==> indigo: inputs <==
Design pwm_hw, start of the top module:
module pwm_hw(
input clk,      			 
input reset,  			     
input red,                   
input green,                 
input blue,                  
output [19:0] Red_High_HW,   
output [19:0] Red_Low_HW,    
output [19:0] Green_High_HW, 
output [19:0] Green_Low_HW,  
output [19:0] Blue_High_HW,  
output [19:0] Blue_Low_HW    
             );
clock: 2.0 ns
lec_check: 0
cap_margin: 20
core_margin: 2
core_utilization: 40
cts_cluster_diameter: 395
cts_cluster_size: 100
place_density: 0.6
setup_slack_margin: 0.35
slew_margin: 20
run.sh (not shown) runs the stock make flow with config.mk's settings and CLKGATE_MAP_FILE=.
==> fjord (differences from indigo) <==
ABC_AREA = 1   (was unset)
CORE_UTILIZATION = 70   (was 40)
CTS_CLUSTER_DIAMETER = 243   (was 395)
CTS_CLUSTER_SIZE = 22   (was 100)
SETUP_SLACK_MARGIN = unset   (was 0.35)
==> flow/constraint.sdc (replaced) <==
create_clock -name core_clock -period 0.94 [get_ports {clk}]
set_input_delay 0.1880 -clock core_clock [delete_from_list [all_inputs] [get_ports {clk}]]
set_output_delay 0.1880 -clock core_clock [all_outputs]
set_load 0.01 [all_outputs]
==> delta (differences from indigo) <==
CTS_CLUSTER_DIAMETER = unset   (was 395)
CTS_CLUSTER_SIZE = 34   (was 100)
MAX_ROUTING_LAYER = met4   (was unset)
SETUP_SLACK_MARGIN = unset   (was 0.35)
==> flow/constraint.sdc (replaced) <==
create_clock -name core_clock -period 2.41 [get_ports {clk}]
set_input_delay 0.4820 -clock core_clock [delete_from_list [all_inputs] [get_ports {clk}]]
set_output_delay 0.4820 -clock core_clock [all_outputs]
set_load 0.01 [all_outputs]
==> results.txt <==
run metrics: Stopped at detailed placement, Tool Error Error: detail_place.tcl, 38 bad optional access, status stopped before the end, post-synth net total 925, Yosys Chip Area 7100 um^2, die height 105 um, Adders+Majority by Area 0.0159, top cells by count, synth dfxtp_1 (183), o21ai_0 (144), a21oi_1 (135), nor2_1 (135), nand2_1 (84), gpl congestion 0.999, post-synthesis sequential area ratio 0.516
# the run above: fjord

==> results.txt <==
impl run done, here's what came out: gpl congestion 0.806, Adders+Majority by Area 0.0155, top cells by count, synth dfxtp_1 (183), mux2i_1 (125), nor2b_1 (123), nor2_1 (43), clkbuf_1 (34), status no timing/DRC/antenna violations, post-synthesis sequential area ratio 0.505, die height around 140 um, post-synth net total 717
# the run above: delta

==> results.txt <==
impl run done, here's what came out: status no timing/DRC/antenna violations, Crit path largest cell delay 0.56 ns, gpl congestion 0.799, XOR/XNOR share of the synthesized area 0.0434, Compound-Gate Fraction of Synth Area 0.0247, initial antenna violation count 0, area grow syn2layout 31.7%, die height 139 um, top cells by count, synth dfxtp_1 (183), mux2i_1 (125), nor2b_1 (123), nor2_1 (43), clkbuf_1 (34), post-synth net total ~700, Yosys Chip Area 7260 um^2
# the run above: indigo


==> inputs of 01-18 <==
==> flow/design.v <==
module pwm_hw(
input clk,      			 
input reset,  			     
input red,                   
input green,                 
input blue,                  
output [19:0] Red_High_HW,   
output [19:0] Red_Low_HW,    
output [19:0] Green_High_HW, 
output [19:0] Green_Low_HW,  
output [19:0] Blue_High_HW,  
output [19:0] Blue_Low_HW    
             );
HW_PWM Red(.clk(clk),.reset(reset),.Colour_input(red),.High_Count(Red_High_HW),.Low_Count(Red_Low_HW));           
HW_PWM Green(.clk(clk),.reset(reset),.Colour_input(green),.High_Count(Green_High_HW), .Low_Count(Green_Low_HW));  
HW_PWM Blue(.clk(clk),.reset(reset),.Colour_input(blue),.High_Count(Blue_High_HW), .Low_Count(Blue_Low_HW));      
endmodule
module HW_PWM(
input clk,                     
input reset,                   
input Colour_input,            
output reg [19:0] High_Count,  
output reg [19:0] Low_Count    
            );
reg PrevPwm;                   
reg [19:0]Count;               
always@(posedge clk)
begin
if (!reset)                    
    begin
	Count<=20'b0;
	High_Count<=20'b0;
	Low_Count<=20'b0;          
	PrevPwm<=1'b0;
	end
else if(Colour_input==1)       
   begin
	if(PrevPwm!=Colour_input)  
		begin
 		Low_Count<=Count;      
		PrevPwm<=1'b1;         
		Count<=20'b0;          
		end
	else
		begin                  
		Count<=Count+1'b1;     
		end
  end
else if(Colour_input==0)       
	begin
	if(PrevPwm!=Colour_input)  
		begin
		High_Count<=Count;     
		PrevPwm<=Colour_input; 
		Count<=20'b0;          
		end
else
     begin                     
     Count<=Count+1'b1;        
     end     
end
end			
endmodule			
==> flow/run.sh <==
#!/bin/bash
# the make line also repeats each setting of config.mk as NAME=value (left out here)
make -C /OpenROAD-flow-scripts/flow DESIGN_CONFIG=/design/flow/config.mk WORK_HOME=/design/flow/orfs CLKGATE_MAP_FILE= finish
==> flow/config.mk <==
export PLATFORM = sky130hd
export DESIGN_NAME = pwm_hw
export DESIGN_NICKNAME = pwm_hw
export VERILOG_FILES = /design/flow/design.v
export SDC_FILE = /design/flow/constraint.sdc
export NUM_CORES = 4
export LEC_CHECK = 0
export ABC_AREA = 1
export CAP_MARGIN = 20
export CORE_MARGIN = 2
export CORE_UTILIZATION = 72
export CTS_CLUSTER_DIAMETER = 268
export CTS_CLUSTER_SIZE = 95
export PLACE_DENSITY = 0.4
export SETUP_SLACK_MARGIN = -0.12
export SLEW_MARGIN = 20
==> flow/constraint.sdc <==
create_clock -name core_clock -period 1.37 [get_ports {clk}]
set_input_delay 0.2740 -clock core_clock [delete_from_list [all_inputs] [get_ports {clk}]]
set_output_delay 0.2740 -clock core_clock [all_outputs]
set_load 0.01 [all_outputs]
==> 10-08: changes against 01-18 <==
Settings changed: CORE_ASPECT_RATIO from default to 1.35, CORE_UTILIZATION 72 to 67, SETUP_SLACK_MARGIN -0.12 to default.
==> 12-11: changes against 01-18 <==
Settings changed: ABC_AREA 1 to default, CORE_UTILIZATION 72 to 33, CTS_CLUSTER_DIAMETER 268 to default, CTS_CLUSTER_SIZE 95 to default, PLACE_DENSITY 0.4 to 0.6, SETUP_SLACK_MARGIN -0.12 to default.
==> flow/constraint.sdc (replaced) <==
create_clock -name core_clock -period 1.79 [get_ports {clk}]
set_input_delay 0.3580 -clock core_clock [delete_from_list [all_inputs] [get_ports {clk}]]
set_output_delay 0.3580 -clock core_clock [all_outputs]
set_load 0.01 [all_outputs]
==> results <==
quantity	12-11	01-18	10-08
Run status	finished clean	aborted with a tool error	complete, but fails checks
Stage where the flow stopped	-	5_1_grt	-
Reasons for failing layout checks	-	-	setup timing
Iter 0 DRT Violations	143	-	895
Max IR drop VDD	0.549 mV	-	1.08 mV
Post-synth top area share	0.505	0.516	0.516
Worst R2R End	Red.Count[19]	-	Blue.Count[16]
Final Cycle Share	0.955	-	1.08
Count of final max-slew check failures	0	-	0
Adder and majority gate portion of the synthesized area	0.0155	0.0159	0.0159
Clk network pwr share	0.440	-	0.386
Hold Path Class	input pin to register	-	input pin to register
Number of non-clock buffers	185	-	157
Final net count	882	-	1,060
Routed len/inst	13.8 µm	-	19.7 µm
Cell count after synthesis	703	911	911
Non-clock buffering overhead	0.180	-	0.154

==> run D: inputs <==
// pwm_hw: RTL as listed in full above, without the edits since
clock: 2.0 ns
lec_check: 0
cap_margin: 5
core_aspect_ratio: 0.51
core_margin: 9
core_utilization: 38
cts_cluster_size: 22
gpl_timing_driven: 0
hold_slack_margin: -0.06
max_routing_layer: met4
place_density_lb_addon: 0.0
setup_slack_margin: 0.07
slew_margin: 20
tns_end_percent: 75
==> run E: changes against run D <==
CAP_MARGIN = 20   (was 5)
CELL_PAD_IN_SITES_GLOBAL_PLACEMENT = 1   (was default)
CORE_ASPECT_RATIO = 0.5   (was 0.51)
CORE_MARGIN = 2   (was 9)
CORE_UTILIZATION = 30   (was 38)
CTS_CLUSTER_DIAMETER = 340   (was default)
CTS_CLUSTER_SIZE = 100   (was 22)
GPL_TIMING_DRIVEN = default   (was 0)
HOLD_SLACK_MARGIN = -0.05   (was -0.06)
MAX_ROUTING_LAYER = default   (was met4)
PLACE_DENSITY_LB_ADDON = default   (was 0.0)
SETUP_SLACK_MARGIN = default   (was 0.07)
TNS_END_PERCENT = 20   (was 75)
==> flow_summary.rst <==
Run summary
-----------

.. list-table::
   :header-rows: 1

   * - Metric
     - Value
   * - Run status
     - complete, no violations
   * - Layout clock buffer count
     - 22
   * - Met1 wire length
     - 8.92 mm
   * - Worst endpoint required time
     - 2360 ps
   * - GR Layer Usage met1
     - 19.5%
   * - Die area
     - about 25,000 um2
   * - Internal power of the cells
     - approximately 5.7 mW
   * - Sum of met2 wire segment lengths after detailed routing
     - 8.53 mm
Source of the figures above: run D

==> flow_summary.rst <==
Run summary
-----------

.. list-table::
   :header-rows: 1

   * - Metric
     - Value
   * - Run status
     - complete, no violations
   * - Met1 wire length
     - around 8.3 mm
   * - Row count
     - 40
   * - Internal power of the cells
     - 6.38 mW
   * - Layout clock buffer count
     - 19
   * - GR Layer Usage met1
     - ~18%
   * - Sum of met2 wire segment lengths after detailed routing
     - a little over 8 mm
   * - Biggest fanout along the worst timing path
     - 8
   * - Worst endpoint required time
     - 2370 ps
   * - Die area
     - 25,500 um2
Source of the figures above: run E


==> 10-12: inputs <==
Starts from the design.v that is shown in full above.
export LEC_CHECK = 0
export CAP_MARGIN = 20
export CELL_PAD_IN_SITES_GLOBAL_PLACEMENT = 1
export CORE_MARGIN = 2
export CORE_UTILIZATION = 52
export CTS_CLUSTER_DIAMETER = 340
export CTS_CLUSTER_SIZE = 100
export HOLD_SLACK_MARGIN = -0.05
export SETUP_SLACK_MARGIN = 0.46
export SLEW_MARGIN = 20
export TNS_END_PERCENT = 20
create_clock -name core_clock -period 2.0 [get_ports {clk}]
==> 04-16: changes against 10-12 <==
CELL_PAD_IN_SITES_GLOBAL_PLACEMENT = default   (was 1)
CORE_UTILIZATION = 72   (was 52)
CTS_CLUSTER_DIAMETER = default   (was 340)
CTS_CLUSTER_SIZE = default   (was 100)
HOLD_SLACK_MARGIN = default   (was -0.05)
PLACE_DENSITY_LB_ADDON = 0.24   (was default)
SETUP_SLACK_MARGIN = -0.07   (was 0.46)
TNS_END_PERCENT = default   (was 20)
==> flow/constraint.sdc (replaced) <==
create_clock -name core_clock -period 1.32 [get_ports {clk}]
set_input_delay 0.2640 -clock core_clock [delete_from_list [all_inputs] [get_ports {clk}]]
set_output_delay 0.2640 -clock core_clock [all_outputs]
set_load 0.01 [all_outputs]
==> results <==
Between 10-12 and 04-16, the lower die area is in 04-16 (gap 37%, measured against 04-16). In synthesized area, 04-16 and 10-12 do not differ. In synthesized cell count, 04-16 and 10-12 do not differ. 04-16 died in clock tree synthesis. 10-12 passed the timing, design-rule and antenna checks.
Power figures rest on the tool's default switching activity, not on a simulated workload.
